==> run G <==
// mips_pipeline
    module mips_pipeline(clk, rst, imem_addr, imem_rdata, dmem_addr, dmem_wdata, dmem_we, dmem_rdata);
clock: 15.0 ns
lec_check: 0
cap_margin: 20
cell_pad_in_sites_detail_placement: 1
core_margin: 2
core_utilization: 40
slew_margin: 20
tns_end_percent: 95
run.sh (not shown) runs the stock make flow with config.mk's settings and CLKGATE_MAP_FILE=.
==> run R: changes against run G <==
- ABC_AREA: unset -> 1
- CELL_PAD_IN_SITES_DETAIL_PLACEMENT: 1 -> unset
- CELL_PAD_IN_SITES_GLOBAL_PLACEMENT: unset -> 3
- CORE_ASPECT_RATIO: unset -> 1.41
- CORE_MARGIN: 2 -> 7
- CORE_UTILIZATION: 40 -> 55
- HOLD_SLACK_MARGIN: unset -> 0.06
- MIN_ROUTING_LAYER: unset -> met1
- PLACE_DENSITY: unset -> 0.6
- SLEW_MARGIN: 20 -> 5
- TNS_END_PERCENT: 95 -> unset
==> flow/constraint.sdc (replaced) <==
create_clock -name core_clock -period 17.5 [get_ports {clk}]
set_input_delay 3.5000 -clock core_clock [delete_from_list [all_inputs] [get_ports {clk}]]
set_output_delay 3.5000 -clock core_clock [all_outputs]
set_load 0.01 [all_outputs]
==> run F: changes against run G <==
- CELL_PAD_IN_SITES_DETAIL_PLACEMENT: 1 -> unset
- CELL_PAD_IN_SITES_GLOBAL_PLACEMENT: unset -> 0
- CORE_UTILIZATION: 40 -> 70
- CTS_CLUSTER_DIAMETER: unset -> 263
- GPL_ROUTABILITY_DRIVEN: unset -> 1
- GPL_TIMING_DRIVEN: unset -> 1
- HOLD_SLACK_MARGIN: unset -> -0.09
- MAX_ROUTING_LAYER: unset -> met4
- PLACE_DENSITY_LB_ADDON: unset -> 0.06
- SETUP_SLACK_MARGIN: unset -> 1.64
- TNS_END_PERCENT: 95 -> unset
==> flow/constraint.sdc (replaced) <==
create_clock -name core_clock -period 10.9 [get_ports {clk}]
set_input_delay 2.1800 -clock core_clock [delete_from_list [all_inputs] [get_ports {clk}]]
set_output_delay 2.1800 -clock core_clock [all_outputs]
set_load 0.01 [all_outputs]
==> summary of the runs <==
Run G finished clean. Run R died in 3_1_place_gp_skip_io on GPL-0301. Run F finished with negative setup slack left.
Via count: run F is larger than run G (about 2.8%).
Of run G and run F, run G has the higher clock skew (gap 0.019 ns).
Of run F and run R, run R has the higher synthesized area (gap about 4%, measured against run R).
Hold slack: run F is better than run G (0.010 ns).
Of run G and run F, run G has the higher routed wire length (gap 9.8%, measured against run F).

==> run a <==
mips_pipeline again, from the RTL that the note above started with.
export LEC_CHECK = 0
export CAP_MARGIN = 30
export CELL_PAD_IN_SITES_DETAIL_PLACEMENT = 1
export CORE_MARGIN = 10
export CORE_UTILIZATION = 56
export CTS_CLUSTER_SIZE = 31
export HOLD_SLACK_MARGIN = -0.09
export SETUP_SLACK_MARGIN = 0.95
export SLEW_MARGIN = 25
export TNS_END_PERCENT = 95
create_clock -name core_clock -period 9.53 [get_ports {clk}]
==> run b (differences from run a) <==
Settings changed: ABC_AREA set to 0, CAP_MARGIN 30 to 20, CELL_PAD_IN_SITES_DETAIL_PLACEMENT 1 to not set, CELL_PAD_IN_SITES_GLOBAL_PLACEMENT set to 0, CORE_MARGIN 10 to 2, CORE_UTILIZATION 56 to 72, CTS_CLUSTER_DIAMETER set to 314, CTS_CLUSTER_SIZE 31 to not set, GPL_ROUTABILITY_DRIVEN set to 1, GPL_TIMING_DRIVEN set to 1, HOLD_SLACK_MARGIN -0.09 to not set, MAX_ROUTING_LAYER set to met4, PLACE_DENSITY_LB_ADDON set to 0.04, SETUP_SLACK_MARGIN 0.95 to 3.29, SLEW_MARGIN 25 to 20, TNS_END_PERCENT 95 to not set.
==> flow/constraint.sdc (replaced) <==
create_clock -name core_clock -period 11.5 [get_ports {clk}]
set_input_delay 2.3000 -clock core_clock [delete_from_list [all_inputs] [get_ports {clk}]]
set_output_delay 2.3000 -clock core_clock [all_outputs]
set_load 0.01 [all_outputs]
==> impl_metrics.ini <==
; generated from flow reports
[sta]
setup_ws_ps = -1490
whs_ps = 361
finalSetupViolCount = 7

[drt]
drt-total-wl_mm = 221
top_layer_used = met4

[status]
violatedChecks = negative setup slack
status = complete, but fails checks

[placement]
post-place-cells = 6470

[final_layout]
nClkBuffers = 212

[global_route]
grt_util_met2_pct = 67.7
# the run above: run b

==> impl_metrics.ini <==
; generated from flow reports
[yosys]
most_common_cell = edfxtp_1

[drt]
top_layer_used = met5

[status]
status = complete, but fails checks
violatedChecks = negative setup slack

[sta]
finalSetupViolCount = 12
setup_ws_ps = -3470

[global_route]
grt_util_met2_pct = 56.2

[placement]
post-place-cells = 6886

[final_layout]
nClkBuffers = 228
# the run above: run a


==> run D: inputs <==
Starting RTL as in the previous note.
clock: 10.9 ns
lec_check: 0
cap_margin: 20
cell_pad_in_sites_global_placement: 0
core_margin: 2
core_utilization: 70
cts_cluster_diameter: 105
cts_cluster_size: 14
gpl_routability_driven: 1
gpl_timing_driven: 1
hold_slack_margin: -0.09
max_routing_layer: met4
place_density_lb_addon: 0.06
setup_slack_margin: -0.37
slew_margin: 20
==> inputs of run H, as changes to run D <==
- CAP_MARGIN: 20 -> 30
- CELL_PAD_IN_SITES_DETAIL_PLACEMENT: not set -> 1
- CELL_PAD_IN_SITES_GLOBAL_PLACEMENT: 0 -> not set
- CORE_UTILIZATION: 70 -> 40
- CTS_CLUSTER_DIAMETER: 105 -> not set
- CTS_CLUSTER_SIZE: 14 -> not set
- GPL_ROUTABILITY_DRIVEN: 1 -> not set
- GPL_TIMING_DRIVEN: 1 -> not set
- HOLD_SLACK_MARGIN: -0.09 -> 0.1
- MAX_ROUTING_LAYER: met4 -> not set
- PLACE_DENSITY_LB_ADDON: 0.06 -> not set
- SETUP_SLACK_MARGIN: -0.37 -> not set
- TNS_END_PERCENT: not set -> 95
==> flow/constraint.sdc (replaced) <==
create_clock -name core_clock -period 9.79 [get_ports {clk}]
set_input_delay 1.9580 -clock core_clock [delete_from_list [all_inputs] [get_ports {clk}]]
set_output_delay 1.9580 -clock core_clock [all_outputs]
set_load 0.01 [all_outputs]
==> comparison table <==
quantity	run D	run H
Status	complete, but fails checks	complete, but fails checks
Violated checks	negative setup slack	negative setup slack
Sw Ratio	0.340	0.339
Non-clock buffers, area share	0.0350	0.0375
Die Wd	324 um	427 um
Total number of vias	48.3k	48.2k
Routed length on met1	75100 um	96400 um
Hold_sp	divider.QUO[19]	divider.QUO[20]
Number of well-tap cells placed	1368	2355
Detailed Route WL	217000 um	246000 um
Clk_buf instances	181	222
Design Power	17.3 mW	21.1 mW
Transition time at the pin with the least slew margin	1.32 ns	1.10 ns
Total track usage	0.430	0.269
Worst R2R Path Depth	41	40
Routed wire per std cell	32.1 um	31.1 um
Placer Congestion	0.973	0.933
Clock period minus worst slack	13.03 ns	13.11 ns
Highest signal layer in the routed design	met4	met5
Core occupancy in the finished layout	0.773	0.461
Max Freq	0.0767 GHz	0.0763 GHz
Number of stages on the worst setup path	41	40
Combinational cell area excluding buffers and inverters	28400 um^2	28500 um^2
PostCTS Resize Cnt	3	15
Power figures rest on the tool's default switching activity, not on a simulated workload.
